File: flow/constraint.sdc
create_clock -name core_clock -period 5.6 [get_ports {clk}]
set_input_delay 1.1200 -clock core_clock [delete_from_list [all_inputs] [get_ports {clk}]]
set_output_delay 1.1200 -clock core_clock [all_outputs]
set_load 0.01 [all_outputs]
File: flow/config.mk
export PLATFORM = sky130hd
export DESIGN_NAME = Wienerfilter
export DESIGN_NICKNAME = Wienerfilter
export VERILOG_FILES = /design/flow/design.v
export SDC_FILE = /design/flow/constraint.sdc
export NUM_CORES = 4
export LEC_CHECK = 0
export CAP_MARGIN = 25
export CORE_MARGIN = 2
export CORE_UTILIZATION = 45
export GPL_ROUTABILITY_DRIVEN = 0
export GPL_TIMING_DRIVEN = 0
export SETUP_SLACK_MARGIN = -0.27
export SLEW_MARGIN = 20
File: flow/design.v
module pmi_ram_dp #(
  parameter pmi_wr_addr_depth = 256,
  parameter pmi_wr_addr_width = 8,
  parameter pmi_wr_data_width = 8,
  parameter pmi_rd_addr_depth = 256,
  parameter pmi_rd_addr_width = 8,
  parameter pmi_rd_data_width = 8,
  parameter pmi_regmode       = "reg",
  parameter pmi_resetmode     = "async",
  parameter pmi_family        = "common"
) (
  input  [pmi_wr_data_width-1:0] Data,
  input  [pmi_wr_addr_width-1:0] WrAddress,
  input  [pmi_rd_addr_width-1:0] RdAddress,
  input                          WrClock,
  input                          RdClock,
  input                          WrClockEn,
  input                          RdClockEn,
  input                          WE,
  input                          Reset,
  output reg [pmi_rd_data_width-1:0] Q
);
  localparam AW = $clog2(pmi_wr_addr_depth);
  reg [pmi_wr_data_width-1:0] mem [0:pmi_wr_addr_depth-1];
  reg [AW-1:0] rd_addr_q;
  always @(posedge WrClock)
    if (WrClockEn && WE)
      mem[WrAddress[AW-1:0]] <= Data;
  always @(posedge RdClock or posedge Reset)
    if (Reset) begin
      rd_addr_q <= 'd0;
      Q         <= 'd0;
    end else if (RdClockEn) begin
      rd_addr_q <= RdAddress[AW-1:0];
      Q         <= mem[rd_addr_q];
    end
endmodule
module pmi_mult #(
  parameter pmi_dataa_width         = 16,
  parameter pmi_datab_width         = 16,
  parameter pmi_sign                = "on",
  parameter pmi_additional_pipeline = 1,
  parameter pmi_input_reg           = "on",
  parameter pmi_output_reg          = "on",
  parameter pmi_family              = "common",
  parameter pmi_implementation      = "DSP"
) (
  input  [pmi_dataa_width-1:0] DataA,
  input  [pmi_datab_width-1:0] DataB,
  input                        Clock,
  input                        ClkEn,
  input                        Aclr,
  output reg [pmi_dataa_width+pmi_datab_width-1:0] Result
);
  reg [pmi_dataa_width-1:0] a_q;
  reg [pmi_datab_width-1:0] b_q;
  reg [pmi_dataa_width+pmi_datab_width-1:0] p_q;
  reg [pmi_dataa_width+pmi_datab_width-1:0] p_q2;
  always @(posedge Clock or posedge Aclr)
    if (Aclr) begin
      a_q    <= 'd0;
      b_q    <= 'd0;
      p_q    <= 'd0;
      p_q2   <= 'd0;
      Result <= 'd0;
    end else if (ClkEn) begin
      a_q    <= DataA;
      b_q    <= DataB;
      p_q    <= $signed(a_q) * $signed(b_q);
      p_q2   <= p_q;
      Result <= p_q2;
    end
endmodule
`timescale 1ns / 1ps
module Wienerfilter#(
    parameter WIDTH    = 16,
    parameter COL_NUM  = 128, 
    parameter ROW_NUM  = 2,
    localparam ADDR_DEP  =  COL_NUM * ROW_NUM,
    localparam ADDR_WID  =  $clog2(ADDR_DEP) + 'd1,
    localparam Serial_COL  =  $clog2(COL_NUM) + 'd1,
    localparam Serial_ROW  =  $clog2(ROW_NUM) + 'd1
)
(
input clk,
input rst,
input start,
input [ADDR_WID-1:0]wr_addr,
input ram_wr_en,
input [WIDTH-1:0]ram_data_in,
input  wire[7:0]rd_wiener,
input [1:0]rd_bank,
input      rd_para,
input [Serial_COL-1:0]wr_data_addr,
input ram_wr_data_en,
input [WIDTH-1:0]ram_data_wr_in,
output [WIDTH*2-1:0]DSP_ADD_DATA_o,
output reg[WIDTH*4-1:0]Wiener_data,
output reg Wiener_data_v,
output finish_cal_o,
output wire [WIDTH/2-1:0]ram_data_out_o,
output data_wr_v_o
) ;
localparam INIT      = 0,
           START     = 1, 
           READ_DATA = 2,
           WAIT_READ = 3,
           MULT_CAL  = 4,
           WAIT_CAL  = 5,
           ADD_CAL   = 6,
           DET       = 7, 
           FINISH    = 8;
reg [6:0]STATE;
reg [Serial_COL - 1:0 ]COL_cnt;
reg [Serial_ROW - 1:0 ]ROW_cnt;
reg [ADDR_WID-1:0]rd_ad_para;
reg [ADDR_WID-1:0]rd_addr;
always@(*) begin 
  rd_ad_para = rd_para? {rd_bank,rd_wiener[5:0]}:rd_addr;
end
wire [WIDTH/2-1:0]ram_data_out;
assign ram_data_out_o=ram_data_out;
wire [WIDTH-1:0]ram_data_data_out;
pmi_ram_dp
#(
  .pmi_wr_addr_depth    (ADDR_DEP ),  
  .pmi_wr_addr_width    (ADDR_WID ),  
  .pmi_wr_data_width    (WIDTH/2 ),  
  .pmi_rd_addr_depth    (ADDR_DEP ),  
  .pmi_rd_addr_width    (ADDR_WID ),  
  .pmi_rd_data_width    (WIDTH/2 ),  
  .pmi_regmode          ( "reg" ),  
  .pmi_resetmode        ("async" ),  
  .pmi_family           ("common" )   
) pmi_ram_dp_inst (
  .Data      (ram_data_in ),   
  .WrAddress (wr_addr ),   
  .RdAddress (rd_ad_para), 
  .WrClock   (clk   ),   
  .RdClock   (clk   ),   
  .WrClockEn (1 ),   
  .RdClockEn (1 ),   
  .WE        (ram_wr_en), 
  .Reset     (rst),   
  .Q         (ram_data_out )    
);
pmi_ram_dp
#(
  .pmi_wr_addr_depth    (COL_NUM ),  
  .pmi_wr_addr_width    (Serial_COL ),  
  .pmi_wr_data_width    (WIDTH ),  
  .pmi_rd_addr_depth    (COL_NUM ),  
  .pmi_rd_addr_width    (Serial_COL ),  
  .pmi_rd_data_width    (WIDTH ),  
  .pmi_regmode          ( "reg" ),  
  .pmi_resetmode        ("async" ),  
  .pmi_family           ("common" )   
) pmi_ram_dp_inst_data (
  .Data      (ram_data_wr_in ),   
  .WrAddress (wr_data_addr ),   
  .RdAddress (COL_cnt ),   
  .WrClock   (clk   ),   
  .RdClock   (clk   ),   
  .WrClockEn (1 ),   
  .RdClockEn (1 ),   
  .WE        (ram_wr_data_en), 
  .Reset     (rst),   
  .Q         (ram_data_data_out )    
);
reg finish_cal;
reg [WIDTH*2-1:0]DSP_ADD_DATA;
wire [WIDTH*2-1:0]result;
reg start_mult,start_mult_d,start_mult_dd;
reg data_wr_v;
always@(posedge clk or posedge rst) begin 
 if(rst) begin 
    STATE <= INIT;
    ROW_cnt <= 'd0;
    COL_cnt <= 'd0;
    start_mult <= 'd0;
    finish_cal <= 'd0;
    DSP_ADD_DATA <= 'd0;
    data_wr_v <='d0;
 end
 else begin 
   case(STATE) 
   INIT      :begin
    ROW_cnt <= 'd0;
    COL_cnt <= 'd0;  
    start_mult <= 'd0;
    finish_cal <= 'd0;
    DSP_ADD_DATA <= 'd0;
    data_wr_v <='d0;
    if(start) begin
        STATE <= START;
     end
    else      begin
        STATE <= INIT;
     end
        end
   START     :begin  
       STATE <= READ_DATA;
       start_mult <= 'd0;
       DSP_ADD_DATA <= DSP_ADD_DATA;
       data_wr_v <='d0;
        end
   READ_DATA :begin  
       STATE <= WAIT_READ;
       start_mult <= 'd0;
        end
   WAIT_READ :begin  
       STATE <= MULT_CAL;  
       start_mult <= 'd1;
        end
   MULT_CAL  :begin  
    STATE <= WAIT_CAL;  
    start_mult <= 'd0;
        end
   WAIT_CAL  :begin  
      if(start_mult_dd) begin STATE <= ADD_CAL;  end
      else begin STATE <= WAIT_CAL;  end
        end
   ADD_CAL :begin 
     if(COL_cnt <  COL_NUM - 'd1) begin
        COL_cnt <= COL_cnt + 'd1;
        STATE   <= START;
        data_wr_v <='d0;
        DSP_ADD_DATA <= DSP_ADD_DATA + result;
      end
     else begin
        COL_cnt <= 0;
        STATE   <= DET;
        data_wr_v <='d1;
        DSP_ADD_DATA <= DSP_ADD_DATA+ result;
      end 
   end    
   DET       :begin  
     DSP_ADD_DATA <= 'd0;
     data_wr_v <='d0;
     if(ROW_cnt <  ROW_NUM - 'd1) begin
        ROW_cnt <= ROW_cnt + 'd1;
        STATE   <= START;
        finish_cal <= 'd0;
      end
     else begin 
        ROW_cnt <= 'd0;
        STATE   <= FINISH;
        finish_cal <= 'd1;
     end
        end
   FINISH    :begin  
    data_wr_v <='d0;
    DSP_ADD_DATA <= 'd0;
    finish_cal <= 'd0;
    STATE   <= INIT;
        end
   endcase
 end
end
assign finish_cal_o = finish_cal;
assign DSP_ADD_DATA_o = DSP_ADD_DATA;
always@(posedge clk or posedge rst) begin 
    if(rst) begin 
        start_mult_d<= 'd0;
        start_mult_dd<= 'd0;
    end
    else begin 
        start_mult_d <= start_mult;
        start_mult_dd<= start_mult_d;
    end
   end
   always@(*) begin 
case(ROW_cnt) 
  'd0: rd_addr =  COL_cnt  ;
  'd1: rd_addr =  COL_NUM + COL_cnt ;
  'd2: rd_addr = {COL_NUM,1'd0 } + COL_cnt ;
  'd3: rd_addr = {COL_NUM,1'd0 } + COL_cnt + COL_NUM ;
endcase
   end
wire [WIDTH-1:0]data_in0,data_in1;
assign data_in0 = {{8{ram_data_out[WIDTH/2-1]}},ram_data_out};
 assign data_in1 = ram_data_data_out;
   pmi_mult
   #(
     .pmi_dataa_width         (WIDTH),  
     .pmi_datab_width         (WIDTH ),  
     .pmi_sign                ("on" ),  
     .pmi_additional_pipeline (1 ),  
     .pmi_input_reg           ( "on" ),  
     .pmi_output_reg          ( "on" ),  
     .pmi_family              ("common"  ),  
     .pmi_implementation      ("DSP" )   
   ) pmi_mult_dsp (
     .DataA  (data_in0 ),   
     .DataB  (data_in1 ),   
     .Clock  (clk ),   
     .ClkEn  (1 ),   
     .Aclr   (rst ),   
     .Result (result )    
   );
assign data_wr_v_o = data_wr_v;
always@(posedge clk or posedge rst)
 begin 
   if(rst) begin 
    Wiener_data  <='d0;
    Wiener_data_v<='d0;
   end
   else begin
case(ROW_cnt)
 'd0:begin if(data_wr_v) begin Wiener_data[WIDTH*1-1:WIDTH*0] <= DSP_ADD_DATA[15:0];  Wiener_data_v<='d0; end else begin Wiener_data <= Wiener_data; Wiener_data_v<='d0; end end
 'd1:begin if(data_wr_v) begin Wiener_data[WIDTH*2-1:WIDTH*1] <= DSP_ADD_DATA[15:0];  Wiener_data_v<='d0; end else begin Wiener_data <= Wiener_data; Wiener_data_v<='d0; end end
 'd2:begin if(data_wr_v) begin Wiener_data[WIDTH*3-1:WIDTH*2] <= DSP_ADD_DATA[23:8];  Wiener_data_v<='d0; end else begin Wiener_data <= Wiener_data; Wiener_data_v<='d0; end end
 'd3:begin if(data_wr_v) begin Wiener_data[WIDTH*4-1:WIDTH*3] <= DSP_ADD_DATA[23:8];  Wiener_data_v<='d1; end else begin Wiener_data <= Wiener_data; Wiener_data_v<='d0; end end
endcase 
    end
 end
endmodule
File: flow/run.sh
#!/bin/bash
# the make line also repeats each setting of config.mk as NAME=value (left out here)
make -C /OpenROAD-flow-scripts/flow DESIGN_CONFIG=/design/flow/config.mk WORK_HOME=/design/flow/orfs CLKGATE_MAP_FILE= finish
==> results of run 1 <==
==> cell type report <==
cell class,instances,area share
diodes,16,0.000203
plain buffers,378,0.00802
clock buffers,514,0.0572
clock inverters,285,0.0145
inverters,151,0.00290
multi-input cells,2648,0.204
flip-flops and latches,4352,0.657
well taps,5016,0.0319
repair buffers,355,0.0239
==> metal layers <==
layer / track usage / vias to the layer above
met5: 0 / -
met4: 0.0609 / 4
met3: 0.0427 / 599
met2: 0.362 / 3454
met1: 0.323 / 44600
li1: - / 33100
==> stage by stage <==
step	setup WS, ps	power [mW]
floorplan	836	41.0
global placement	-4430	43.4
detailed placement	-316	43.2
CTS	-1.09	71.9
global route	-202	73.8
finish	180	71.4
==> what timing repair did <==
action	in CTS	in global routing
endpoints found under the setup margin	2	2
resized	1	0
pin swaps	0	0
==> results.json, run 1 <==
{
  "synthArstFlopShare": 0.0588,
  "p_per_area_nw_per_um2": 363,
  "syn_inst": 7530,
  "adder_share": 0.0182,
  "hold_buffers": 0,
  "path_depth": 17,
  "clk_path_buf_depth": 4,
  "cp-end-kind": "flip-flop",
  "netlist.area_leader.share": 0.719,
  "grt_pass1_vias": 82400,
  "synthTopCellsByCount": "edfxtp_1, mux4_2, nor2_1, dfrtp_1, clkbuf_1",
  "synth_area_sq_um": 171000,
  "hold_path_class": "reg2reg",
  "clock_power_mw": 28.9,
  "power_frac_seq": 0.507,
  "pwr-share-comb": 0.088,
  "ys_types": 63,
  "highest_layer": "met5",
  "min_period_ps": 5420,
  "cts_tree": "yes",
  "mux_share": 0.184,
  "postCtsSetupBuffers": 0,
  "layout-area-overhead-vs-synth_pct": 15.0,
  "worst-path-buf-inv": 4,
  "synth_flops": 4352,
  "io_buffers": 154,
  "r2r_end": "pmi_mult_dsp.p_q[30]",
  "stdcell_count": 13700,
  "cp.arrival_ps": 6260,
  "holdPathStages": 0,
  "cts_sinks": 4352,
  "grt_first_pass_wirelength_microns": 620000,
  "holdCritStartpoint": "pmi_mult_dsp.p_q[14]",
  "cap_violations": 0,
  "routed_wl_microns": 439000,
  "fp_nets": 7781,
  "synth.avg_cell_area_sq_um": 22.7,
  "yosysMostFrequentCell": "edfxtp_1",
  "worstMarginPinSlew_ps": 1120,
  "comb_power_mw": 6.32,
  "timing.setup.tns_ps": 0,
  "startpoint_type": "flip-flop",
  "die_y_microns": 621,
  "met2_length_microns": 212000,
  "cp_max_fo": 10,
  "cp_slowest_cell": "o41ai_2",
  "ys_sh_simple": 0.0200,
  "r2r_setup_slack_ps": 180,
  "wl_per_cell_microns": 32.0,
  "rr_startpoint": "pmi_mult_dsp.a_q[3]",
  "num_vias": 81800,
  "track_usage": 0.227,
  "setup_viol": 0,
  "status": "finished clean",
  "yosys-stat-cells": 7530,
  "place_area_sq_um": 182000,
  "drt-pass1-iter-count": 6,
  "p_int_mw": 55.1,
  "wl_met3_microns": 35200,
  "cp_slowest_stage_delay_ps": 550,
  "initCoreUtil": 0.452,
  "drt-met1-wl_microns": 180000,
  "yosys_area_sq_um": 171000,
  "yosysSeqAreaShare": 0.756,
  "tool_warnings": 69,
  "crit_family": "adder cells",
  "fillers": 29200,
  "fin_util": 0.519,
  "endpoint": "pmi_mult_dsp.p_q[30]",
  "cellLeakagePower_nw": 61.5,
  "slew_violations": 0,
  "crit_start": "pmi_mult_dsp.a_q[3]",
  "die_w_microns": 621,
  "crit_required_ps": 6440,
  "cts_max_level": 5,
  "ys_sh_aoi": 0.00720,
  "min_to": "pmi_mult_dsp.p_q2[14]",
  "drt_iter0_drc": 9584,
  "edf_count": 4096,
  "fin_skew_ps": 97.6,
  "register_area_sq_um": 129000,
  "slew_headroom": 0.254,
  "dp_cells": 12900,
  "clkLatencyLatePin_ps": 1000,
  "period_used_share": 0.968,
  "drc_errors": 0,
  "post-route-cell-area_sq_um": 197000,
  "nets": 8568,
  "yosys-top-cells-area": "edfxtp_1, mux4_2, dfrtp_1",
  "grt_max_degree": 125,
  "cts.reportedPaths.clkPinSlew_ps": 60,
  "cts_root_buf": "clkbuf_16",
  "top_power_group": "sequential cells",
  "peakVddDrop_uv": 342,
  "antenna_found_initial": 40,
  "numCtsBuffers": 431,
  "timing.hold.ws_ps": 332,
  "logic_family": "multiplexers",
  "top_area_cell": "edfxtp_1",
  "crit_chain": "clkbuf_1 > nand2_1 > fa_1 > inv_1 > fa_1 > inv_1 > fa_1 > fa_1 > inv_1 > ha_1 > a21oi_1 > o2111ai_1 > a21o_1 > o41ai_2 > o21ai_0 > a31oi_1 > xnor2_1",
  "worst-setup-path-type": "reg2reg",
  "placementRows": 226,
  "max_freq_mhz": 184,
  "pg_seq_mw": 36.2,
  "switching_share": 0.228,
  "cp_common_cell": "fa_1",
  "die-area_sq_um": 385000,
  "io_pins": 172,
  "synth-main-ff-cell": "edfxtp_1",
  "dp_hpwl_microns": 299000,
  "r2r_cells": 17,
  "via_per_inst": 5.96,
  "p_sw_mw": 16.3,
  "hold_viol_final": 0,
  "grt_overflow_total": 0,
  "ant_nets": 0,
  "yosysWarnings": 10,
  "final-comb-area_sq_um": 40100,
  "power_frac_clock": 0.405,
  "coreArea_sq_um": 379000,
  "synth-xor-area-share": 0.00220
}
==> run 2: changes to the inputs <==
Settings changed: ABC_AREA set to 1, CELL_PAD_IN_SITES_GLOBAL_PLACEMENT set to 1, CORE_UTILIZATION 45 to 63, CTS_CLUSTER_SIZE set to 87, GPL_TIMING_DRIVEN 0 to not set, HOLD_SLACK_MARGIN set to -0.01, PLACE_DENSITY_LB_ADDON set to 0.0, SETUP_SLACK_MARGIN -0.27 to 0.32, TNS_END_PERCENT set to 50.
Clock period 5.6 ns to 2.85 ns, I/O delays scaled along.
==> results.json, run 2 <==
{
  "status": "complete, but fails checks",
  "violations": "setup timing",
  "cts_tree": "yes",
  "slew_headroom": 0.234,
  "cts_sinks": 4352,
  "numCtsBuffers": 429,
  "max_freq_mhz": 244,
  "worstMarginPinSlew_ps": 1150,
  "coreArea_sq_um": 282000,
  "cp_max_fo": 5,
  "drc_errors": 0,
  "grt_pass1_vias": 120000,
  "rr_startpoint": "pmi_mult_dsp.a_q[3]",
  "placementRows": 195,
  "clock_power_mw": 55.6,
  "crit_required_ps": 3740,
  "track_usage": 0.357,
  "power_frac_seq": 0.326,
  "ys_sh_aoi": 0.0526,
  "die_w_microns": 536,
  "synth_flops": 4352,
  "layout-area-overhead-vs-synth_pct": 19.1,
  "clkLatencyLatePin_ps": 1010,
  "holdPathStages": 1,
  "p_per_area_nw_per_um2": 1050,
  "fp_nets": 15100,
  "synthArstFlopShare": 0.0588,
  "min_to": "pmi_ram_dp_inst_data.mem[43][10]",
  "synthTopCellsByCount": "edfxtp_1, nand2_1, nand3_1, nor2_1, o21ai_0",
  "clk_path_buf_depth": 4,
  "num_vias": 126000,
  "cp.arrival_ps": 4990,
  "crit_chain": "buf_6 > nand2_2 > inv_1 > fa_1 > fa_1 > fa_1 > inv_2 > fa_1 > inv_2 > ha_4 > nand2_2 > inv_1 > nand3_1 > nor3_2 > a21oi_1 > o21bai_1 > xor2_1",
  "adder_share": 0.0174,
  "dp_hpwl_microns": 310000,
  "pwr-share-comb": 0.426,
  "syn_inst": 14900,
  "initCoreUtil": 0.633,
  "startpoint_type": "flip-flop",
  "mux_share": 0,
  "path_depth": 17,
  "tool_warnings": 59,
  "yosys-top-cells-area": "edfxtp_1, nand3_1, nand2_1",
  "grt_overflow_total": 0,
  "grt_max_degree": 129,
  "timing.hold.ws_ps": 44.7,
  "cap_violations": 0,
  "ys_types": 41,
  "cts.reportedPaths.clkPinSlew_ps": 60,
  "drt_iter0_drc": 18700,
  "yosysMostFrequentCell": "edfxtp_1",
  "nets": 16100,
  "synth_area_sq_um": 179000,
  "ys_sh_simple": 0.169,
  "comb_power_mw": 95.3,
  "holdCritStartpoint": "ram_data_wr_in[10]",
  "antenna_found_initial": 22,
  "min_period_ps": 4100,
  "synth-main-ff-cell": "edfxtp_1",
  "cp_slowest_cell": "fa_1",
  "cts_max_level": 5,
  "yosys_area_sq_um": 179000,
  "crit_start": "pmi_mult_dsp.a_q[3]",
  "fillers": 17900,
  "switching_share": 0.365,
  "top_area_cell": "edfxtp_1",
  "cp_common_cell": "fa_1",
  "io_pins": 172,
  "cellLeakagePower_nw": 77.0,
  "worst-path-buf-inv": 5,
  "yosysSeqAreaShare": 0.725,
  "pg_seq_mw": 73.0,
  "rsz0062_at_grt": "true",
  "period_used_share": 1.44,
  "peakVddDrop_uv": 3140,
  "cp_slowest_stage_delay_ps": 540,
  "endpoint": "pmi_mult_dsp.p_q[17]",
  "synth-xor-area-share": 0.00157,
  "wl_per_cell_microns": 26.5,
  "ant_nets": 0,
  "io_buffers": 159,
  "power_frac_clock": 0.248,
  "r2r_cells": 17,
  "die_y_microns": 536,
  "setup_viol": 19,
  "yosys-stat-cells": 14900,
  "r2r_end": "pmi_mult_dsp.p_q[17]",
  "edf_count": 4096,
  "worst-setup-path-type": "reg2reg",
  "fin_util": 0.754,
  "via_per_inst": 6.33,
  "netlist.area_leader.share": 0.689,
  "hold_path_class": "in2reg",
  "r2r_setup_slack_ps": -1250,
  "synth.avg_cell_area_sq_um": 12.0,
  "grt_first_pass_wirelength_microns": 766000,
  "fin_skew_ps": 67.4,
  "setup_slack_ps": -1250,
  "die-area_sq_um": 288000,
  "yosysWarnings": 10,
  "slew_violations": 0,
  "cts_root_buf": "clkbuf_16",
  "drt-pass1-iter-count": 6,
  "hold_viol_final": 0,
  "p_sw_mw": 81.8,
  "p_int_mw": 142,
  "crit_family": "adder cells",
  "cp-end-kind": "flip-flop",
  "logic_family": "simple AND/OR/NAND/NOR gates",
  "top_power_group": "combinational cells",
  "routed_wl_microns": 527000
}
==> run 2: stage by stage <==
step                area, sq um  setup TNS, ps  cells  power, mW  setup slack [ps]
detailed placement       193000         -21510  19000        152             -1330
global route             213000         -21940  19900        234             -1410
global placement         193000         -20700  19000        151             -1250
finish                   213000         -19660  19900        224             -1250
CTS                      210000         -18960  19800        217             -1190
floorplan                179000        -294670  14900        122             -1090
==> run 2: repair_timing <==
| item | 4_1_cts | 5_1_grt |
|---|---|---|
| pin swaps | 83 | 99 |
| hold buffers | 2 | 0 |
| resized | 493 | 333 |
| setup endpoints to repair | 87 | 56 |
| cloned | 30 | 30 |
| buffers inserted | 54 | 37 |
| hold endpoints to repair | 10 | 0 |
==> run 2: metal layers <==
layer	wire length, microns	global-route usage
met1	204000	0.528
met3	66300	0.0708
met4	17100	0.116
met5	32	0
met2	239000	0.539
==> run 2: layout make-up <==
| class | instances | area (sq um) | share of cell area |
|---|---|---|---|
| flip-flops and latches | 4352 | 129000 | 0.609 |
| diodes | 10 | 25.0 | 0.000118 |
| clock inverters | 246 | 2250 | 0.0106 |
| inverters | 419 | 1690 | 0.00792 |
| well taps | 3743 | 4680 | 0.0220 |
| repair inverters | 4 | 52.6 | 0.000247 |
| repair buffers | 1488 | 17300 | 0.0814 |
| clock buffers | 540 | 11400 | 0.0538 |
| multi-input cells | 9107 | 45800 | 0.215 |
==> run 3: changes to the inputs <==
Settings changed: CAP_MARGIN 25 to 20, CELL_PAD_IN_SITES_DETAIL_PLACEMENT set to 2, CELL_PAD_IN_SITES_GLOBAL_PLACEMENT 1 to not set, CORE_UTILIZATION 63 to 57, CTS_CLUSTER_DIAMETER set to 86, CTS_CLUSTER_SIZE 87 to not set, GPL_ROUTABILITY_DRIVEN 0 to not set, HOLD_SLACK_MARGIN -0.01 to not set, MAX_ROUTING_LAYER set to met5, MIN_ROUTING_LAYER set to met2, PLACE_DENSITY set to 0.71, PLACE_DENSITY_LB_ADDON 0.0 to not set, SETUP_SLACK_MARGIN 0.32 to not set, TNS_END_PERCENT 50 to not set.
Clock period 2.85 ns to 8.17 ns, I/O delays scaled along.
==> results.json, run 3 <==
{
  "ys_sh_aoi": 0.0526,
  "netlist.area_leader.share": 0.689,
  "synth_area_sq_um": 179000,
  "synth-xor-area-share": 0.00157,
  "adder_share": 0.0174,
  "coreArea_sq_um": 312000,
  "placementRows": 205,
  "synth_flops": 4352,
  "status": "stopped before the end",
  "yosysSeqAreaShare": 0.725,
  "haltStage": "detailed placement (3_5_place_dp)",
  "edf_count": 4096,
  "yosys-top-cells-area": "edfxtp_1, nand3_1, nand2_1",
  "io_buffers": 159,
  "synthTopCellsByCount": "edfxtp_1, nand2_1, nand3_1, nor2_1, o21ai_0",
  "fp_nets": 15100,
  "initCoreUtil": 0.573,
  "yosysWarnings": 10,
  "synth-main-ff-cell": "edfxtp_1",
  "mux_share": 0,
  "place_congestion": 0.934,
  "yosysMostFrequentCell": "edfxtp_1",
  "synthArstFlopShare": 0.0588,
  "synth.avg_cell_area_sq_um": 12.0,
  "ys_sh_simple": 0.169,
  "ys_types": 41,
  "error_line": "[ERROR DPL-0033] detailed placement checks failed during check placement.",
  "syn_inst": 14900,
  "logic_family": "simple AND/OR/NAND/NOR gates",
  "io_pins": 172,
  "yosys_area_sq_um": 179000,
  "die_y_microns": 564,
  "yosys-stat-cells": 14900,
  "die-area_sq_um": 318000,
  "top_area_cell": "edfxtp_1",
  "die_w_microns": 564
}
==> run 3: through the flow <==
stage	worst slack, ps	hold WS (ps)
global placement	3040	331
floorplan	3170	331
==> run 4: changes to the inputs <==
Settings changed: ABC_AREA 1 to not set, CAP_MARGIN 20 to 0, CELL_PAD_IN_SITES_DETAIL_PLACEMENT 2 to not set, CELL_PAD_IN_SITES_GLOBAL_PLACEMENT set to 0, CORE_UTILIZATION 57 to 72, CTS_CLUSTER_DIAMETER 86 to 67, CTS_CLUSTER_SIZE set to 15, GPL_ROUTABILITY_DRIVEN set to 0, HOLD_SLACK_MARGIN set to -0.01, MAX_ROUTING_LAYER met5 to not set, MIN_ROUTING_LAYER met2 to not set, PLACE_DENSITY 0.71 to 0.43, SETUP_SLACK_MARGIN set to -0.36, SLEW_MARGIN 20 to 40, TNS_END_PERCENT set to 50.
Clock period 8.17 ns to 3.49 ns, I/O delays scaled along.
==> results.json, run 4 <==
{
  "status": "complete, but fails checks",
  "violations": "setup timing",
  "p_sw_mw": 24.8,
  "mux_share": 0.184,
  "cp.arrival_ps": 5310,
  "setup_slack_ps": -1010,
  "max_freq_mhz": 222,
  "synth.avg_cell_area_sq_um": 22.7,
  "grt_pass1_vias": 88400,
  "io_pins": 172,
  "wl_per_cell_microns": 39.2,
  "slew_headroom": 0.379,
  "synth_area_sq_um": 171000,
  "hold_buffers": 0,
  "die_y_microns": 492,
  "rr_startpoint": "pmi_mult_dsp.a_q[7]",
  "worst-setup-path-type": "reg2reg",
  "place_area_sq_um": 183000,
  "routed_wl_microns": 461000,
  "netlist.area_leader.share": 0.719,
  "logic_family": "multiplexers",
  "cts.reportedPaths.clkPinSlew_ps": 70,
  "placementRows": 178,
  "ys_types": 63,
  "layout-area-overhead-vs-synth_pct": 12.7,
  "power_frac_clock": 0.329,
  "num_vias": 87500,
  "comb_power_mw": 13.4,
  "ant_nets": 0,
  "cap_violations": 0,
  "drt-pass1-iter-count": 6,
  "coreArea_sq_um": 236000,
  "worst-path-buf-inv": 6,
  "crit_family": "adder cells",
  "cellLeakagePower_nw": 61.7,
  "top_area_cell": "edfxtp_1",
  "post-place-ws_ps": -1080,
  "switching_share": 0.232,
  "grt_overflow_total": 0,
  "cp_slowest_cell": "fa_1",
  "synthArstFlopShare": 0.0588,
  "post-route-cell-area_sq_um": 193000,
  "cts_root_buf": "clkbuf_16",
  "met2_length_microns": 231000,
  "die_w_microns": 492,
  "drt-met1-wl_microns": 154000,
  "cts_sinks": 4352,
  "fin_skew_ps": 52.3,
  "clkLatencyLatePin_ps": 980,
  "tool_warnings": 55,
  "path_depth": 18,
  "hold_viol_final": 0,
  "wl_met3_microns": 48300,
  "clock_power_mw": 35.1,
  "holdCritStartpoint": "ram_data_wr_in[13]",
  "synth-xor-area-share": 0.00220,
  "cts_tree": "yes",
  "dp_cells": 11300,
  "rsz0062_at_grt": "true",
  "highest_layer": "met5",
  "drc_errors": 0,
  "numCtsBuffers": 342,
  "timing.hold.ws_ps": 123,
  "power_frac_seq": 0.545,
  "crit_chain": "inv_4 > buf_4 > buf_4 > nor2_2 > fa_1 > fa_1 > fa_1 > inv_1 > fa_1 > inv_1 > ha_4 > o2111a_1 > a21o_1 > o41ai_4 > buf_4 > o21ai_2 > a211oi_2 > nor2_1",
  "adder_share": 0.0182,
  "synthTopCellsByCount": "edfxtp_1, mux4_2, nor2_1, dfrtp_1, clkbuf_1",
  "fin_util": 0.818,
  "drt_iter0_drc": 14000,
  "r2r_cells": 18,
  "timing.setup.tns_ps": -13100,
  "yosys_area_sq_um": 171000,
  "pg_seq_mw": 58.2,
  "stdcell_count": 11700,
  "antenna_found_initial": 35,
  "clk_path_buf_depth": 4,
  "period_used_share": 1.29,
  "yosysWarnings": 10,
  "r2r_setup_slack_ps": -1010,
  "nets": 8766,
  "min_period_ps": 4500,
  "edf_count": 4096,
  "crit_required_ps": 4300,
  "min_to": "pmi_ram_dp_inst_data.mem[90][13]",
  "cp-end-kind": "flip-flop",
  "top_power_group": "sequential cells",
  "via_per_inst": 7.45,
  "cts_max_level": 5,
  "yosysMostFrequentCell": "edfxtp_1",
  "die-area_sq_um": 242000,
  "yosys-stat-cells": 7530,
  "slew_violations": 0,
  "syn_inst": 7530,
  "cp_max_fo": 10,
  "fp_nets": 7781,
  "yosys-top-cells-area": "edfxtp_1, mux4_2, dfrtp_1",
  "worstMarginPinSlew_ps": 931,
  "pwr-share-comb": 0.126,
  "cp_common_cell": "fa_1",
  "total_power_mw": 107,
  "ys_sh_aoi": 0.00720,
  "initCoreUtil": 0.726,
  "p_int_mw": 81.9,
  "cp_slowest_stage_delay_ps": 490,
  "dp_hpwl_microns": 260000,
  "crit_start": "pmi_mult_dsp.a_q[7]",
  "grt_max_degree": 110,
  "holdPathStages": 1,
  "peakVddDrop_uv": 945,
  "setup_viol": 25,
  "synth_flops": 4352,
  "ys_sh_simple": 0.0200,
  "endpoint": "pmi_mult_dsp.p_q[19]",
  "p_per_area_nw_per_um2": 553,
  "grt_first_pass_wirelength_microns": 656000,
  "hold_path_class": "in2reg",
  "r2r_end": "pmi_mult_dsp.p_q[19]",
  "yosysSeqAreaShare": 0.756,
  "track_usage": 0.386,
  "synth-main-ff-cell": "edfxtp_1",
  "startpoint_type": "flip-flop",
  "io_buffers": 159
}
==> run 4: area by class of cell <==
class | instances | area (sq um)
Multi-Input combinational cell | 2648 | 40100
Timing Repair Buffer | 1020 | 9800
Tap cell | 3150 | 3940
Clock inverter | 14 | 156
Fill cell | 9921 | 43000
Sequential cell | 4352 | 129000
Inverter | 151 | 573
Antenna cell | 18 | 45.0
Clock buffer | 390 | 8850
==> run 4: repair_timing <==
| action | CTS | global route |
|---|---|---|
| gates resized | 33 | 42 |
| setup endpoints to repair | 14 | 15 |
| setup buffers | 17 | 12 |
| endpoints found under the hold margin | 0 | 0 |
| pin swaps | 23 | 21 |
==> run 4: routing by layer <==
layer	up-vias	track usage
li1	33000	-
met1	45900	0.530
met2	7107	0.624
met3	1344	0.0661
met4	40	0.179
met5	-	0
==> run 5: changes to the inputs <==
Settings changed: CAP_MARGIN 0 to 20, CELL_PAD_IN_SITES_GLOBAL_PLACEMENT 0 to not set, CORE_UTILIZATION 72 to 70, CTS_CLUSTER_DIAMETER 67 to not set, CTS_CLUSTER_SIZE 15 to 54, GPL_ROUTABILITY_DRIVEN 0 to not set, HOLD_SLACK_MARGIN -0.01 to not set, PLACE_DENSITY 0.43 to not set, SETUP_SLACK_MARGIN -0.36 to 0.96, SLEW_MARGIN 40 to 20, TNS_END_PERCENT 50 to not set.
Clock period 3.49 ns to 3.83 ns, I/O delays scaled along.
==> results.json, run 5 <==
{
  "status": "complete, but fails checks",
  "violations": "setup timing",
  "antenna_found_initial": 35,
  "synth-xor-area-share": 0.00220,
  "timing.hold.ws_ps": 253,
  "clock_power_mw": 41.3,
  "cp_max_fo": 4,
  "grt_max_degree": 114,
  "layout-area-overhead-vs-synth_pct": 16.6,
  "dp_hpwl_microns": 252000,
  "post-place-ws_ps": -739,
  "clk_path_buf_depth": 4,
  "placementRows": 181,
  "nets": 8935,
  "yosysMostFrequentCell": "edfxtp_1",
  "ys_types": 63,
  "initCoreUtil": 0.704,
  "track_usage": 0.394,
  "post-route-cell-area_sq_um": 200000,
  "cts.reportedPaths.clkPinSlew_ps": 60,
  "drt-pass1-iter-count": 8,
  "place_area_sq_um": 183000,
  "rr_startpoint": "pmi_mult_dsp.b_q[5]",
  "cts_tree": "yes",
  "top_power_group": "sequential cells",
  "yosysWarnings": 10,
  "crit_start": "pmi_mult_dsp.b_q[5]",
  "worst-path-buf-inv": 4,
  "adder_share": 0.0182,
  "routed_wl_microns": 485000,
  "r2r_setup_slack_ps": -640,
  "fillers": 10600,
  "comb_power_mw": 13.0,
  "crit_chain": "buf_4 > and2_4 > fa_1 > fa_1 > fa_1 > inv_1 > fa_1 > inv_2 > ha_4 > or3_4 > a311oi_4 > o31ai_4 > buf_4 > o21a_1 > nor2_1 > xnor2_1",
  "logic_family": "multiplexers",
  "wl_per_cell_microns": 39.7,
  "cp_common_cell": "fa_1",
  "min_to": "pmi_ram_dp_inst_data.mem[92][11]",
  "top_area_cell": "edfxtp_1",
  "grt_overflow_total": 0,
  "io_buffers": 159,
  "grt_pass1_vias": 91000,
  "slew_headroom": 0.235,
  "yosys-top-cells-area": "edfxtp_1, mux4_2, dfrtp_1",
  "ant_nets": 0,
  "coreArea_sq_um": 243000,
  "synth_flops": 4352,
  "pg_seq_mw": 53.0,
  "fin_util": 0.821,
  "timing.setup.tns_ps": -6770,
  "setup_slack_ps": -637,
  "drc_errors": 0,
  "holdPathStages": 1,
  "yosys_area_sq_um": 171000,
  "syn_inst": 7530,
  "setup_viol": 15,
  "stdcell_count": 12200,
  "cp_slowest_stage_delay_ps": 520,
  "cp_slowest_cell": "fa_1",
  "min_period_ps": 4470,
  "die-area_sq_um": 249000,
  "p_int_mw": 82.0,
  "p_sw_mw": 25.2,
  "grt_first_pass_wirelength_microns": 683000,
  "num_vias": 89900,
  "hold_path_class": "in2reg",
  "synth_area_sq_um": 171000,
  "switching_share": 0.235,
  "place_congestion": 0.889,
  "edf_count": 4096,
  "cap_violations": 0,
  "ys_sh_simple": 0.0200,
  "endpoint": "pmi_mult_dsp.p_q[16]",
  "die_w_microns": 499,
  "crit_required_ps": 4710,
  "cts_max_level": 5,
  "crit_family": "adder cells",
  "rsz0062_at_grt": "true",
  "synthTopCellsByCount": "edfxtp_1, mux4_2, nor2_1, dfrtp_1, clkbuf_1",
  "ys_sh_aoi": 0.00720,
  "dp_cells": 11300,
  "synth.avg_cell_area_sq_um": 22.7,
  "numCtsBuffers": 426,
  "peakVddDrop_uv": 760,
  "holdCritStartpoint": "ram_data_wr_in[11]",
  "startpoint_type": "flip-flop",
  "hold_buffers": 0,
  "pwr-share-comb": 0.121,
  "cellLeakagePower_nw": 64.7,
  "p_per_area_nw_per_um2": 537,
  "cts_root_buf": "clkbuf_16",
  "mux_share": 0.184,
  "power_frac_seq": 0.494,
  "cp-end-kind": "flip-flop",
  "synth-main-ff-cell": "edfxtp_1",
  "synthArstFlopShare": 0.0588,
  "io_pins": 172,
  "period_used_share": 1.17,
  "yosysSeqAreaShare": 0.756,
  "worstMarginPinSlew_ps": 1150,
  "via_per_inst": 7.35,
  "die_y_microns": 499,
  "power_frac_clock": 0.385,
  "tool_warnings": 61,
  "total_power_mw": 107,
  "r2r_end": "pmi_mult_dsp.p_q[16]",
  "fp_nets": 7781,
  "clkLatencyLatePin_ps": 1020,
  "yosys-stat-cells": 7530,
  "r2r_cells": 16,
  "cp.arrival_ps": 5340,
  "fin_skew_ps": 65.4,
  "drt_iter0_drc": 14900,
  "cts_sinks": 4352,
  "netlist.area_leader.share": 0.719,
  "worst-setup-path-type": "reg2reg",
  "slew_violations": 0,
  "hold_viol_final": 0,
  "max_freq_mhz": 224,
  "path_depth": 16
}
[run 5: what timing repair did]
action                     4_1_cts  5_1_grt
pin swaps                       31       44
resized                        221      107
buffers inserted                78       40
gates cloned                    40        9
setup endpoints to repair       75       51
[run 5: cell type report]
cell class / instances / area [sq um] / area share
inverters: 151 / 571 / 0.00286
multi-input cells: 2648 / 40500 / 0.203
clock inverters: 222 / 2170 / 0.0108
flip-flops and latches: 4352 / 129000 / 0.649
well taps: 3202 / 4010 / 0.0201
diodes: 17 / 42.5 / 0.000213
repair buffers: 1105 / 11800 / 0.0591
clock buffers: 526 / 11100 / 0.0557
[run 5: routing by layer]
layer / up-vias / global-route usage / wire [microns]
met1: 47000 / 0.524 / 160000
met3: 1499 / 0.0770 / 51700
met5: - / 0 / 210
met4: 32 / 0.198 / 29000
li1: 33700 / - / -
met2: 7682 / 0.639 / 244000
==> run 6: changes to the inputs <==
Settings changed: CAP_MARGIN 20 to 10, CORE_UTILIZATION 70 to 72, CTS_CLUSTER_DIAMETER set to 369, CTS_CLUSTER_SIZE 54 to 14, HOLD_SLACK_MARGIN set to 0.29, SETUP_SLACK_MARGIN 0.96 to -0.3.
Clock period 3.83 ns to 2.93 ns, I/O delays scaled along.
==> results.json, run 6 <==
{
  "comb_power_mw": 17.1,
  "fin_skew_ps": 76.5,
  "slew_headroom": 0.157,
  "die-area_sq_um": 242000,
  "holdPathStages": 1,
  "adder_share": 0.0182,
  "cp_slowest_stage_delay_ps": 510,
  "ys_sh_simple": 0.0200,
  "die_y_microns": 492,
  "wl_per_cell_microns": 47.6,
  "worstMarginPinSlew_ps": 1260,
  "pg_seq_mw": 69.3,
  "cp-end-kind": "flip-flop",
  "clkLatencyLatePin_ps": 1020,
  "edf_count": 4096,
  "synthArstFlopShare": 0.0588,
  "period_used_share": 1.53,
  "grt_max_degree": 145,
  "final-comb-area_sq_um": 40200,
  "power_frac_seq": 0.528,
  "hold_path_class": "in2reg",
  "cts_tree": "yes",
  "ys_sh_aoi": 0.00720,
  "startpoint_type": "flip-flop",
  "cp_max_fo": 7,
  "crit_chain": "buf_6 > and2_1 > fa_1 > fa_1 > fa_1 > inv_1 > fa_1 > inv_2 > ha_4 > or3_4 > a311oi_4 > o31ai_4 > a211oi_4 > buf_4 > xnor2_2",
  "hold_viol_final": 0,
  "endpoint": "pmi_mult_dsp.p_q[20]",
  "rsz0062_at_grt": "true",
  "cellLeakagePower_nw": 64.3,
  "ant_nets": 0,
  "crit_required_ps": 3790,
  "crit_family": "adder cells",
  "yosys-top-cells-area": "edfxtp_1, mux4_2, dfrtp_1",
  "via_per_inst": 8.10,
  "dp_cells": 11500,
  "holdCritStartpoint": "ram_data_wr_in[1]",
  "register_area_sq_um": 129000,
  "r2r_cells": 15,
  "synth_area_sq_um": 171000,
  "die_w_microns": 492,
  "power_frac_clock": 0.342,
  "cap_violations": 0,
  "timing.hold.ws_ps": 275,
  "cp.arrival_ps": 5350,
  "violations": "setup timing",
  "p_sw_mw": 32.5,
  "status": "complete, but fails checks",
  "synthTopCellsByCount": "edfxtp_1, mux4_2, nor2_1, dfrtp_1, clkbuf_1",
  "logic_family": "multiplexers",
  "dp_hpwl_microns": 268000,
  "cts_root_buf": "clkbuf_16",
  "netlist.area_leader.share": 0.719,
  "stdcell_count": 12100,
  "synth-main-ff-cell": "edfxtp_1",
  "drt-pass1-iter-count": 8,
  "r2r_setup_slack_ps": -1560,
  "top_power_group": "sequential cells",
  "clock_power_mw": 44.9,
  "p_int_mw": 98.8,
  "r2r_end": "pmi_mult_dsp.p_q[20]",
  "tool_warnings": 68,
  "slew_violations": 0,
  "io_buffers": 159,
  "antenna_found_initial": 52,
  "yosysWarnings": 10,
  "top_area_cell": "edfxtp_1",
  "initCoreUtil": 0.726,
  "fp_nets": 7781,
  "min_period_ps": 4490,
  "yosys_area_sq_um": 171000,
  "fillers": 9011,
  "drt_iter0_drc": 19100,
  "drc_errors": 0,
  "ys_types": 63,
  "syn_inst": 7530,
  "mux_share": 0.184,
  "switching_share": 0.248,
  "numCtsBuffers": 360,
  "place_congestion": 0.875,
  "yosys-stat-cells": 7530,
  "layout-area-overhead-vs-synth_pct": 15.9,
  "pwr-share-comb": 0.130,
  "cts_sinks": 4352,
  "worst-path-buf-inv": 4,
  "grt_pass1_vias": 94100,
  "min_to": "pmi_ram_dp_inst_data.mem[80][1]",
  "setup_viol": 47,
  "io_pins": 172,
  "coreArea_sq_um": 236000,
  "rr_startpoint": "pmi_mult_dsp.a_q[2]",
  "cp_slowest_cell": "fa_1",
  "setup_slack_ps": -1560,
  "num_vias": 97700,
  "nets": 9098,
  "cts.reportedPaths.clkPinSlew_ps": 70,
  "grt_first_pass_wirelength_microns": 738000,
  "routed_wl_microns": 574000,
  "cp_common_cell": "fa_1",
  "peakVddDrop_uv": 971,
  "cts_max_level": 5,
  "yosysMostFrequentCell": "edfxtp_1",
  "synth.avg_cell_area_sq_um": 22.7,
  "max_freq_mhz": 223,
  "synth_flops": 4352,
  "placementRows": 178,
  "p_per_area_nw_per_um2": 662,
  "worst-setup-path-type": "reg2reg",
  "grt_overflow_total": 0,
  "path_depth": 15,
  "synth-xor-area-share": 0.00220,
  "crit_start": "pmi_mult_dsp.a_q[2]",
  "track_usage": 0.444,
  "yosysSeqAreaShare": 0.756,
  "clk_path_buf_depth": 4
}
run 6: cell type report:
cell class	instances	share of cell area
inverters	151	0.00287
clock buffers	404	0.0462
repair buffers	1334	0.0751
diodes	22	0.000277
multi-input cells	2648	0.203
well taps	3150	0.0199
flip-flops and latches	4352	0.652
clock inverters	11	0.000687
run 6: timing repair:
action	4_1_cts	5_1_grt
hold endpoints to repair	923	0
pin swaps	26	29
setup buffers	62	125
resized	151	110
hold buffers	21	0
endpoints found under the setup margin	44	47
cloned	24	24
run 6: layer usage:
metal	GRT usage	vias up	wire length, microns	share of wire
li1	-	33800	-	-
met1	0.559	48800	161000	0.28
met2	0.715	11900	275000	0.48
met3	0.0970	3189	77500	0.13
met4	0.285	58	60800	0.11
met5	0	-	409	0.00071
run 6: per-stage QoR:
step | utilization | TNS [ps] | setup WS, ps | total power [mW] | instance area, sq um
after global routing | 0.841 | -40360 | -1670 | 134 | 198000
after global placement | 0.788 | -34940 | -1660 | 85.0 | 186000
final | 0.841 | -38300 | -1560 | 131 | 198000
after floorplan | - | -282440 | -1270 | 79.3 | 171000
after CTS | 0.835 | -34730 | -1560 | 129 | 197000
after detailed placement | 0.788 | -54160 | -1670 | 85.4 | 186000
==> run 7: changes to the inputs <==
Settings changed: ABC_AREA set to 1, CAP_MARGIN 10 to 35, CELL_PAD_IN_SITES_GLOBAL_PLACEMENT set to 1, CORE_ASPECT_RATIO set to 1.01, CORE_MARGIN 2 to 5, CORE_UTILIZATION 72 to 24, CTS_CLUSTER_DIAMETER 369 to 254, CTS_CLUSTER_SIZE 14 to not set, GPL_ROUTABILITY_DRIVEN set to 0, GPL_TIMING_DRIVEN set to 0, HOLD_SLACK_MARGIN 0.29 to -0.01, MAX_ROUTING_LAYER set to met5, PLACE_DENSITY_LB_ADDON set to 0.06, SETUP_SLACK_MARGIN -0.3 to 0.32, SLEW_MARGIN 20 to 15, TNS_END_PERCENT set to 65.
Clock period 2.93 ns to 3.33 ns, I/O delays scaled along.
==> results.json, run 7 <==
{
  "yosysMostFrequentCell": "edfxtp_1",
  "ys_sh_aoi": 0.0526,
  "cts.reportedPaths.clkPinSlew_ps": 60,
  "synth.avg_cell_area_sq_um": 12.0,
  "power_frac_seq": 0.278,
  "hold_path_class": "in2reg",
  "grt_first_pass_wirelength_microns": 1230000,
  "max_freq_mhz": 231,
  "num_vias": 127000,
  "worst-setup-path-type": "reg2reg",
  "cts_sinks": 4352,
  "switching_share": 0.417,
  "clock_power_mw": 58.3,
  "r2r_setup_slack_ps": -1000,
  "cap_violations": 0,
  "yosys-stat-cells": 14900,
  "drc_errors": 0,
  "wl_per_cell_microns": 35.2,
  "top_power_group": "combinational cells",
  "synth-main-ff-cell": "edfxtp_1",
  "slew_violations": 0,
  "ys_types": 41,
  "holdPathStages": 2,
  "cp_max_fo": 5,
  "crit_start": "pmi_mult_dsp.a_q[7]",
  "clk_path_buf_depth": 4,
  "die_y_microns": 877,
  "netlist.area_leader.share": 0.689,
  "slew_headroom": 0.326,
  "worst-path-buf-inv": 5,
  "drt-pass1-iter-count": 6,
  "pg_seq_mw": 62.3,
  "fp_nets": 15100,
  "adder_share": 0.0174,
  "placementRows": 318,
  "logic_family": "simple AND/OR/NAND/NOR gates",
  "yosysSeqAreaShare": 0.725,
  "pwr-share-comb": 0.461,
  "r2r_end": "pmi_mult_dsp.p_q[22]",
  "worstMarginPinSlew_ps": 1010,
  "power_frac_clock": 0.260,
  "peakVddDrop_uv": 2180,
  "post-place-ws_ps": -1740,
  "synthTopCellsByCount": "edfxtp_1, nand2_1, nand3_1, nor2_1, o21ai_0",
  "cp_slowest_stage_delay_ps": 590,
  "syn_inst": 14900,
  "cts_tree": "yes",
  "hold_viol_final": 0,
  "antenna_found_initial": 66,
  "fin_util": 0.311,
  "dp_hpwl_microns": 664000,
  "yosysWarnings": 10,
  "top_area_cell": "edfxtp_1",
  "cp-end-kind": "flip-flop",
  "setup_viol": 18,
  "rsz0062_at_grt": "true",
  "post-route-cell-area_sq_um": 230000,
  "edf_count": 4096,
  "rr_startpoint": "pmi_mult_dsp.a_q[7]",
  "numCtsBuffers": 554,
  "coreArea_sq_um": 742000,
  "initCoreUtil": 0.241,
  "r2r_cells": 18,
  "crit_chain": "clkinvlp_4 > buf_6 > buf_12 > nor2_4 > fa_2 > fa_1 > fa_1 > inv_2 > fa_1 > inv_2 > ha_4 > nand2_2 > nor2_1 > nand2_2 > o21ai_4 > nand4_1 > nand2_1 > xor2_2",
  "dp_cells": 25400,
  "holdCritStartpoint": "start",
  "die-area_sq_um": 761000,
  "synthArstFlopShare": 0.0588,
  "violations": "setup timing",
  "p_sw_mw": 93.3,
  "crit_family": "adder cells",
  "mux_share": 0,
  "comb_power_mw": 103,
  "io_pins": 172,
  "p_per_area_nw_per_um2": 971,
  "ant_nets": 0,
  "grt_max_degree": 91,
  "crit_required_ps": 4290,
  "status": "complete, but fails checks",
  "min_to": "STATE[0]",
  "layout-area-overhead-vs-synth_pct": 29.1,
  "cp_slowest_cell": "fa_2",
  "die_w_microns": 868,
  "period_used_share": 1.30,
  "synth_flops": 4352,
  "fin_skew_ps": 77.7,
  "startpoint_type": "flip-flop",
  "stdcell_count": 26600,
  "cellLeakagePower_nw": 80.1,
  "path_depth": 18,
  "track_usage": 0.238,
  "synth_area_sq_um": 179000,
  "p_int_mw": 131,
  "nets": 16500,
  "clkLatencyLatePin_ps": 1120,
  "fillers": 75100,
  "drt_iter0_drc": 11700,
  "yosys_area_sq_um": 179000,
  "yosys-top-cells-area": "edfxtp_1, nand3_1, nand2_1",
  "setup_slack_ps": -1000,
  "routed_wl_microns": 935000,
  "via_per_inst": 4.78,
  "io_buffers": 157,
  "synth-xor-area-share": 0.00157,
  "cp.arrival_ps": 5300,
  "cp_common_cell": "fa_1",
  "cts_root_buf": "clkbuf_16",
  "grt_overflow_total": 0,
  "place_area_sq_um": 202000,
  "ys_sh_simple": 0.169,
  "min_period_ps": 4330,
  "endpoint": "pmi_mult_dsp.p_q[22]",
  "grt_pass1_vias": 126000,
  "cts_max_level": 6,
  "tool_warnings": 45
}
[run 7: routing by layer]
metal  GRT usage  vias to the layer above  share of wire
li1            -                    56100              -
met1       0.322                    66500           0.44
met2       0.394                     3653           0.47
met3      0.0269                     1059          0.044
met4      0.0830                        4          0.041
met5           0                        -       0.000028
[run 7: layout make-up]
class | count | area (sq um) | share of cell area
Antenna cell | 28 | 70.1 | 0.000304
Clock buffer | 710 | 14800 | 0.0641
Inverter | 419 | 1610 | 0.00698
Multi-Input combinational cell | 9107 | 50600 | 0.220
Tap cell | 9920 | 12400 | 0.0538
Sequential cell | 4352 | 129000 | 0.561
Buffer | 988 | 7690 | 0.0334
Timing Repair Buffer | 813 | 11600 | 0.0504
Clock inverter | 269 | 2310 | 0.0100
[run 7: stage by stage]
stage               total power [mW]  hold slack, ps  TNS (ps)
global placement                 141             333         -
floorplan                        103             331   -189180
detailed placement               141             335  -2151060
CTS                              219            77.4    -13570
finish                           224             210    -13980
global route                     234             122    -16790
[run 7: what timing repair did]
action | 4_1_cts | 5_1_grt
gates cloned | 6 | 7
hold buffers | 25 | 0
endpoints found under the setup margin | 640 | 208
endpoints found under the hold margin | 553 | 0
setup buffers | 107 | 41
gates resized | 2089 | 382
pin swaps | 232 | 231
==> run 8: changes to the inputs <==
Settings changed: ABC_AREA 1 to not set, CAP_MARGIN 35 to 10, CELL_PAD_IN_SITES_GLOBAL_PLACEMENT 1 to not set, CORE_ASPECT_RATIO 1.01 to not set, CORE_MARGIN 5 to 2, CORE_UTILIZATION 24 to 72, CTS_CLUSTER_DIAMETER 254 to not set, CTS_CLUSTER_SIZE set to 14, GPL_ROUTABILITY_DRIVEN 0 to not set, GPL_TIMING_DRIVEN 0 to not set, HOLD_SLACK_MARGIN -0.01 to not set, MAX_ROUTING_LAYER met5 to not set, PLACE_DENSITY_LB_ADDON 0.06 to not set, SETUP_SLACK_MARGIN 0.32 to -0.3, SLEW_MARGIN 15 to 20, TNS_END_PERCENT 65 to not set.
Clock period 3.33 ns to 4.26 ns, I/O delays scaled along.
==> results.json, run 8 <==
{
  "p_per_area_nw_per_um2": 488,
  "min_period_ps": 4490,
  "yosys-top-cells-area": "edfxtp_1, mux4_2, dfrtp_1",
  "routed_wl_microns": 493000,
  "yosysWarnings": 10,
  "cp_slowest_stage_delay_ps": 510,
  "r2r_cells": 17,
  "clk_path_buf_depth": 4,
  "edf_count": 4096,
  "pg_seq_mw": 47.7,
  "min_to": "pmi_mult_dsp.p_q2[14]",
  "coreArea_sq_um": 236000,
  "syn_inst": 7530,
  "cts.reportedPaths.clkPinSlew_ps": 60,
  "p_int_mw": 72.6,
  "holdCritStartpoint": "pmi_mult_dsp.p_q[14]",
  "holdPathStages": 0,
  "register_area_sq_um": 129000,
  "synth-main-ff-cell": "edfxtp_1",
  "cp_slowest_cell": "fa_1",
  "top_power_group": "sequential cells",
  "io_buffers": 159,
  "switching_share": 0.237,
  "final-comb-area_sq_um": 39900,
  "synth.avg_cell_area_sq_um": 22.7,
  "crit_family": "adder cells",
  "io_pins": 172,
  "mux_share": 0.184,
  "cts_sinks": 4352,
  "netlist.area_leader.share": 0.719,
  "slew_headroom": 0.229,
  "yosys-stat-cells": 7530,
  "crit_start": "pmi_mult_dsp.b_q[5]",
  "nets": 8663,
  "ys_sh_simple": 0.0200,
  "die_w_microns": 492,
  "endpoint": "pmi_mult_dsp.p_q[17]",
  "placementRows": 178,
  "ant_nets": 0,
  "yosys_area_sq_um": 171000,
  "setup_slack_ps": -231,
  "drt_iter0_drc": 14600,
  "power_frac_clock": 0.393,
  "cts_root_buf": "clkbuf_16",
  "synth-xor-area-share": 0.00220,
  "grt_pass1_vias": 92300,
  "startpoint_type": "flip-flop",
  "fp_nets": 7781,
  "r2r_end": "pmi_mult_dsp.p_q[17]",
  "die-area_sq_um": 242000,
  "slew_violations": 0,
  "via_per_inst": 7.60,
  "drt-pass1-iter-count": 8,
  "antenna_found_initial": 50,
  "synth_area_sq_um": 171000,
  "peakVddDrop_uv": 631,
  "synth_flops": 4352,
  "dp_hpwl_microns": 253000,
  "pwr-share-comb": 0.106,
  "post-place-ws_ps": -414,
  "worst-setup-path-type": "reg2reg",
  "initCoreUtil": 0.726,
  "grt_first_pass_wirelength_microns": 703000,
  "cp_max_fo": 8,
  "ys_sh_aoi": 0.00720,
  "violations": "setup timing",
  "cp_common_cell": "fa_1",
  "logic_family": "multiplexers",
  "cellLeakagePower_nw": 62.5,
  "yosysMostFrequentCell": "edfxtp_1",
  "power_frac_seq": 0.501,
  "path_depth": 17,
  "cp-end-kind": "flip-flop",
  "rr_startpoint": "pmi_mult_dsp.b_q[5]",
  "crit_required_ps": 5120,
  "grt_overflow_total": 0,
  "p_sw_mw": 22.5,
  "numCtsBuffers": 426,
  "fillers": 9028,
  "setup_viol": 10,
  "synthArstFlopShare": 0.0588,
  "cp.arrival_ps": 5350,
  "adder_share": 0.0182,
  "comb_power_mw": 10.1,
  "drc_errors": 0,
  "status": "complete, but fails checks",
  "hold_buffers": 0,
  "worstMarginPinSlew_ps": 1160,
  "fin_skew_ps": 76.3,
  "tool_warnings": 72,
  "grt_max_degree": 121,
  "synthTopCellsByCount": "edfxtp_1, mux4_2, nor2_1, dfrtp_1, clkbuf_1",
  "period_used_share": 1.05,
  "hold_path_class": "reg2reg",
  "hold_viol_final": 0,
  "die_y_microns": 492,
  "worst-path-buf-inv": 4,
  "layout-area-overhead-vs-synth_pct": 13.8,
  "top_area_cell": "edfxtp_1",
  "clkLatencyLatePin_ps": 1040,
  "clock_power_mw": 37.4,
  "crit_chain": "and2_1 > ha_1 > fa_1 > inv_1 > fa_1 > fa_1 > inv_1 > ha_1 > buf_4 > a21oi_2 > o2111ai_1 > a21o_1 > o41ai_4 > buf_4 > o21bai_1 > a21oi_2 > xnor2_1",
  "num_vias": 90700,
  "timing.hold.ws_ps": 339,
  "yosysSeqAreaShare": 0.756,
  "cts_max_level": 5,
  "place_congestion": 0.881,
  "max_freq_mhz": 223,
  "wl_per_cell_microns": 41.3,
  "track_usage": 0.416,
  "ys_types": 63,
  "cts_tree": "yes",
  "rsz0062_at_grt": "true",
  "r2r_setup_slack_ps": -230,
  "cap_violations": 0
}
==> run 8: what timing repair did <==
action / in CTS / in global routing
pin swaps: 2 / 19
setup buffers: 0 / 9
resized: 8 / 43
setup endpoints to repair: 6 / 9
==> run 8: area by class of cell <==
cell class,instances,area share
flip-flops and latches,4352,0.665
multi-input cells,2648,0.205
clock buffers,529,0.0576
repair buffers,833,0.0388
well taps,3150,0.0202
clock inverters,235,0.0106
inverters,151,0.00293
diodes,29,0.000373
==> run 8: layer usage <==
metal,up-vias,routed length (microns),track usage
met2,8578,247000,0.670
met4,48,33200,0.229
met3,1753,56000,0.0894
li1,33200,-,-
met5,-,288,0
met1,47200,157000,0.543
==> run 8: per-stage QoR <==
stage / utilization / cell area, sq um / cells / power [mW] / setup TNS, ps
6_report: 0.826 / 195000 / 11900 / 95.1 / -1590
5_1_grt: 0.826 / 195000 / 11900 / 97.5 / -3250
3_5_place_dp: 0.768 / 181000 / 11100 / 57.7 / -2640
2_1_floorplan: - / 171000 / 7530 / 54.0 / -1600
4_1_cts: 0.825 / 194000 / 11900 / 94.5 / -2560
3_3_place_gp: 0.768 / 181000 / 11100 / 57.4 / -2700
==> run 9: changes to the inputs <==
Settings changed: CAP_MARGIN 10 to 20, CORE_UTILIZATION 72 to 37, CTS_CLUSTER_SIZE 14 to not set, SETUP_SLACK_MARGIN -0.3 to not set.
Clock period 4.26 ns to 6.36 ns, I/O delays scaled along.
==> results.json, run 9 <==
{
  "status": "finished clean",
  "tool_warnings": 73,
  "cp_slowest_cell": "o31ai_1",
  "numCtsBuffers": 437,
  "grt_use_met3": 0.0267,
  "crit_start": "pmi_mult_dsp.a_q[7]",
  "clkLatencyLatePin_ps": 1040,
  "path_depth": 16,
  "initCoreUtil": 0.372,
  "grtUsageMet2": 0.281,
  "ys_sh_aoi": 0.00720,
  "synth_area_sq_um": 171000,
  "max_freq_mhz": 197,
  "cp_slowest_stage_delay_ps": 600,
  "clock_power_mw": 25.0,
  "hold_path_class": "reg2reg",
  "io_pins": 172,
  "ys_sh_simple": 0.0200,
  "slew_violations": 0,
  "pg_seq_mw": 31.9,
  "num_vias": 78600,
  "yosys_area_sq_um": 171000,
  "worstMarginPinSlew_ps": 1160,
  "hold_buffers": 0,
  "grt_pass1_vias": 80700,
  "r2r_setup_slack_ps": 1280,
  "drt_iter0_drc": 8614,
  "io_buffers": 159,
  "clk_path_buf_depth": 4,
  "fin_skew_ps": 65.6,
  "ys_types": 63,
  "die_y_microns": 684,
  "via_per_inst": 5.41,
  "register_area_sq_um": 129000,
  "grt_first_pass_wirelength_microns": 590000,
  "routed_wl_microns": 409000,
  "yosys-stat-cells": 7530,
  "drt-pass1-iter-count": 5,
  "yosysSeqAreaShare": 0.756,
  "rr_startpoint": "pmi_mult_dsp.a_q[7]",
  "top_power_group": "sequential cells",
  "die-area_sq_um": 468000,
  "slew_headroom": 0.226,
  "grt_use_met1": 0.243,
  "synth-xor-area-share": 0.00220,
  "antenna_found_initial": 23,
  "comb_power_mw": 5.40,
  "switching_share": 0.228,
  "dp_hpwl_microns": 246000,
  "synth-main-ff-cell": "edfxtp_1",
  "yosysWarnings": 10,
  "r2r_end": "pmi_mult_dsp.p_q[22]",
  "cp_max_fo": 15,
  "cts_max_level": 5,
  "holdCritStartpoint": "pmi_mult_dsp.p_q[0]",
  "grt_max_degree": 217,
  "setup_viol": 0,
  "cellLeakagePower_nw": 60.6,
  "cts_resized": 0,
  "track_usage": 0.172,
  "cap_violations": 0,
  "edf_count": 4096,
  "holdPathStages": 0,
  "crit_required_ps": 7250,
  "synth.avg_cell_area_sq_um": 22.7,
  "syn_inst": 7530,
  "peakVddDrop_uv": 264,
  "pwr-share-comb": 0.087,
  "rsz0062_at_grt": "false",
  "endpoint": "pmi_mult_dsp.p_q[22]",
  "coreArea_sq_um": 460000,
  "crit_family": "adder cells",
  "postCtsSetupBuffers": 0,
  "layout-area-overhead-vs-synth_pct": 14.2,
  "crit_chain": "inv_1 > fa_1 > fa_1 > inv_1 > fa_1 > inv_1 > fa_1 > inv_1 > ha_1 > o21ai_0 > nand2b_1 > a311oi_1 > o31ai_1 > a211oi_1 > a21oi_1 > xor2_1",
  "p_sw_mw": 14.2,
  "cts.reportedPaths.clkPinSlew_ps": 60,
  "p_per_area_nw_per_um2": 319,
  "cts_sinks": 4352,
  "mux_share": 0.184,
  "die_w_microns": 684,
  "timing.setup.tns_ps": 0,
  "post-route-cell-area_sq_um": 196000,
  "power_frac_seq": 0.512,
  "fp_nets": 7781,
  "place_congestion": 0.803,
  "drc_errors": 0,
  "min_period_ps": 5080,
  "cp-end-kind": "flip-flop",
  "yosys-top-cells-area": "edfxtp_1, mux4_2, dfrtp_1",
  "cts_tree": "yes",
  "place_area_sq_um": 182000,
  "synthArstFlopShare": 0.0588,
  "worst-path-buf-inv": 4,
  "top_area_cell": "edfxtp_1",
  "synth_flops": 4352,
  "fillers": 39000,
  "min_to": "pmi_mult_dsp.p_q2[0]",
  "yosysMostFrequentCell": "edfxtp_1",
  "adder_share": 0.0182,
  "netlist.area_leader.share": 0.719,
  "final-comb-area_sq_um": 39800,
  "ant_nets": 0,
  "worst-setup-path-type": "reg2reg",
  "synthTopCellsByCount": "edfxtp_1, mux4_2, nor2_1, dfrtp_1, clkbuf_1",
  "logic_family": "multiplexers",
  "cts_root_buf": "clkbuf_16",
  "p_int_mw": 48.1,
  "cp.arrival_ps": 5970,
  "period_used_share": 0.799,
  "wl_per_cell_microns": 28.2,
  "placementRows": 249,
  "top_usage_layer": "met2",
  "grt_overflow_total": 0,
  "power_frac_clock": 0.402,
  "startpoint_type": "flip-flop",
  "r2r_cells": 16,
  "hold_viol_final": 0,
  "nets": 8273
}
## run 9: through the flow
step | cells | total power [mW] | setup slack [ps] | utilization | hold slack, ps
finish | 14500 | 62.4 | 1280 | 0.425 | 328
global route | 14500 | 64.6 | 1020 | 0.425 | 344
CTS | 14500 | 62.9 | 1320 | 0.425 | 337
detailed placement | 13700 | 38.0 | 1340 | 0.395 | 335
global placement | 13700 | 37.9 | 1210 | 0.395 | 332
floorplan | 7530 | 36.1 | 1600 | - | 331
## run 9: cell type report
cell class                 instances  area share
antenna                            8    0.000102
clock buffer                     538      0.0585
clock inverter                   256      0.0124
inverter                         151     0.00292
multi-input combinational       2648       0.204
sequential                      4352       0.662
tap                             6149      0.0393
timing repair buffer             432      0.0210
## run 9: routing by layer
metal | wire [microns] | vias to the layer above | share of wire
met1 | 172000 | 43000 | 0.42
met2 | 201000 | 2762 | 0.49
met4 | 8740 | 6 | 0.021
li1 | - | 32400 | -
met5 | 46 | - | 0.00011
met3 | 27900 | 491 | 0.068
Power figures rest on the tool's default switching activity, not on a simulated workload.
